## build 79
==> flow/design.v (excerpt) <==
module EC_TOP(
    clk, rst_n, in_valid,
    in_Px, in_Py, in_Qx, in_Qy, in_prime, in_a,
    out_valid, out_Rx, out_Ry
);
Size: about 3100 cells after synthesis, ~110 flip-flops.
clock: 77.0 ns
lec_check: 0
cap_margin: 20
core_margin: 2
core_utilization: 40
slew_margin: 20
run.sh (not shown) runs the stock make flow with config.mk's settings and CLKGATE_MAP_FILE=.
Build 79 completed end to end with timing, DRC and antenna clean.
What build 62 does differently from build 79 at the input level:
- CORE_UTILIZATION now 65, was 40
- the clock period (ns, I/O delays scaled along) now 60.6, was 77.0
### Flow results
The final report for build 62 shows a completed flow and a layout that fails verification, specifically setup timing. Per the comparison of build 62 with build 79, global-route usage over all layers rose 18 points; number of clock buffer instances in the layout now smaller; clock transition at the register clock pins on the worst setup and hold paths after CTS went up by 0.02 ns.
Changes in build 51 relative to build 62:
- CORE_UTILIZATION now 72, was 65
- PLACE_DENSITY now 0.42, previously not set
- ABC_AREA now 1, previously not set
- the clock period (ns, I/O delays scaled along) now 62.4, was 60.6
## What came out
Build 51 ended with every stage complete and zero timing, DRC or antenna violations.
As of build 51, first-pass GRT wire length had fallen by a few percent compared to build 62.
Relative to build 62, total vias in the final route has increased by 980 in build 51.
Against build 62, average via count per standard cell in build 51 fell by a few percent.
Against build 62 as the reference, build 51 delivers a lower growth of design area from synthesis to finish.
Changes in build 65 relative to build 51:
- ABC_AREA removed (was 1)
- CORE_UTILIZATION changed from 72 to 40
- PLACE_DENSITY removed (was 0.42)
- the clock period (ns, I/O delays scaled along) changed from 62.4 to 72.4
Notes after the runs:
Build 51 has higher non-clock buffer count than build 65. The worst setup path startpoint comes out IN_2[5]$_DFFE_PN0P_ in one run and prime_reg[1]$_DFFE_PN1P_ in the other, namely in build 65 and build 51 respectively. Diff build 51 -> build 65: sequential fraction of total cell area increased by 0.32 points relative to the old numbers, combined buffer and inverter count along the critical path has decreased, synthesized cell count saw a decrease, fmax decreased by 11% relative to the old numbers.


juniper:
EC_TOP again, from the RTL that the note above started with.
Settings: LEC_CHECK=0, ABC_AREA=1, CAP_MARGIN=40, CORE_MARGIN=3, CORE_UTILIZATION=43, CTS_CLUSTER_DIAMETER=305, CTS_CLUSTER_SIZE=99, GPL_TIMING_DRIVEN=0, HOLD_SLACK_MARGIN=0.2, SETUP_SLACK_MARGIN=5.0, SLEW_MARGIN=0, TNS_END_PERCENT=5; clock period 42.2 ns.
juniper: all stages done; final checks FAILED (negative setup slack).
Modified inputs, amber compared to juniper
diff --git a/flow/config.mk b/flow/config.mk
--- a/flow/config.mk
+++ b/flow/config.mk
@@ -7,9 +7,8 @@
 export LEC_CHECK = 0
-export ABC_AREA = 1
 export CAP_MARGIN = 40
-export CORE_MARGIN = 3
+export CORE_MARGIN = 2
 export CORE_UTILIZATION = 43
-export CTS_CLUSTER_DIAMETER = 305
-export CTS_CLUSTER_SIZE = 99
-export GPL_TIMING_DRIVEN = 0
+export CTS_CLUSTER_DIAMETER = 29
+export CTS_CLUSTER_SIZE = 55
+export GPL_TIMING_DRIVEN = 1
 export HOLD_SLACK_MARGIN = 0.2
==> flow/constraint.sdc <==
create_clock -name core_clock -period 35.9 [get_ports {clk}]
set_input_delay 7.1800 -clock core_clock [delete_from_list [all_inputs] [get_ports {clk}]]
set_output_delay 7.1800 -clock core_clock [all_outputs]
set_load 0.01 [all_outputs]
### Flow results
- STATUS run=amber STAGES=ALL_DONE FINAL_CHECKS=FAILED CAUSE=negative setup slack
- [juniper] flow finished | final checks: failed | reasons: negative setup slack
- Area occupied by registers of juniper is on par with amber.
- Compared with juniper, in amber total negative slack for setup checks now smaller; worst hold-check slack went down; fmax now smaller.
- Between juniper and amber, the clock buffer and inverter area fraction after layout figures differ only marginally.
- Against juniper as the reference, amber delivers a lower synthesized area.
#### Input delta (zinc over amber)
diff --git a/flow/config.mk b/flow/config.mk
--- a/flow/config.mk
+++ b/flow/config.mk
@@ -7,6 +7,7 @@
 export LEC_CHECK = 0
-export CAP_MARGIN = 40
+export ABC_AREA = 1
+export CAP_MARGIN = 10
 export CORE_MARGIN = 2
-export CORE_UTILIZATION = 43
-export CTS_CLUSTER_DIAMETER = 29
+export CORE_UTILIZATION = 72
+export CTS_CLUSTER_DIAMETER = 376
 export CTS_CLUSTER_SIZE = 55
@@ -14,3 +15,3 @@
 export HOLD_SLACK_MARGIN = 0.2
-export SETUP_SLACK_MARGIN = 5.0
+export PLACE_DENSITY = 0.66
 export SLEW_MARGIN = 0
==> flow/constraint.sdc <==
create_clock -name core_clock -period 56.8 [get_ports {clk}]
set_input_delay 11.3600 -clock core_clock [delete_from_list [all_inputs] [get_ports {clk}]]
set_output_delay 11.3600 -clock core_clock [all_outputs]
set_load 0.01 [all_outputs]
[summary]
- Across both runs, routability-driven placement congestion ratio was higher for zinc than for amber.
- zinc never completed; the flow aborted with a tool error in global routing.
- Taking amber as the reference, in zinc number of cell rows went down by 19, total of cells resized after clock tree synthesis went up by 39%, die size went down by 38%.
- Synthesized instance count ended up about 19% higher on zinc than on amber.
- Re netlist area before placement: zinc is about 2.6% up on amber.
- Share of synthesized area occupied by flip-flops and latches (higher): amber
- In zinc the count of buffers added by post-CTS timing repair for setup turned out 1 lower than in amber.
- zinc vs amber, number of cell instances after yosys synthesis went up by 581.
- amber has a higher number of library cell types mapped by synthesis than zinc.
Input-level comparison between violet and zinc:
==> flow/config.mk <==
export PLATFORM = sky130hd
export DESIGN_NAME = EC_TOP
export DESIGN_NICKNAME = EC_TOP
export VERILOG_FILES = /design/flow/design.v
export SDC_FILE = /design/flow/constraint.sdc
export NUM_CORES = 4
export LEC_CHECK = 0
export CAP_MARGIN = 20
export CORE_MARGIN = 2
export CORE_UTILIZATION = 65
export SLEW_MARGIN = 20
==> flow/constraint.sdc <==
create_clock -name core_clock -period 59.2 [get_ports {clk}]
set_input_delay 11.8400 -clock core_clock [delete_from_list [all_inputs] [get_ports {clk}]]
set_output_delay 11.8400 -clock core_clock [all_outputs]
set_load 0.01 [all_outputs]
[summary]
Relative to zinc, sequential-to-total area share from yosys stat increased by 0.28 points in violet.
Compared with zinc, violet shows a fraction of the mapped netlist area in simple logic gates that is 7.5 points lower.
The multiplexer fraction of the synthesized cell area number comes out lower for zinc vs violet.
Against zinc as the reference, violet delivers a lower chip area from the yosys synthesis statistics.
In violet the implementation completed, yet the final layout does not meet the checks, the culprit being negative setup slack.
Floorplan die area: violet > zinc
Compare violet and zinc | area share of and-or/or-and cells after synthesis lower: zinc
violet — synthesized area 640 um2 lower, zinc as reference
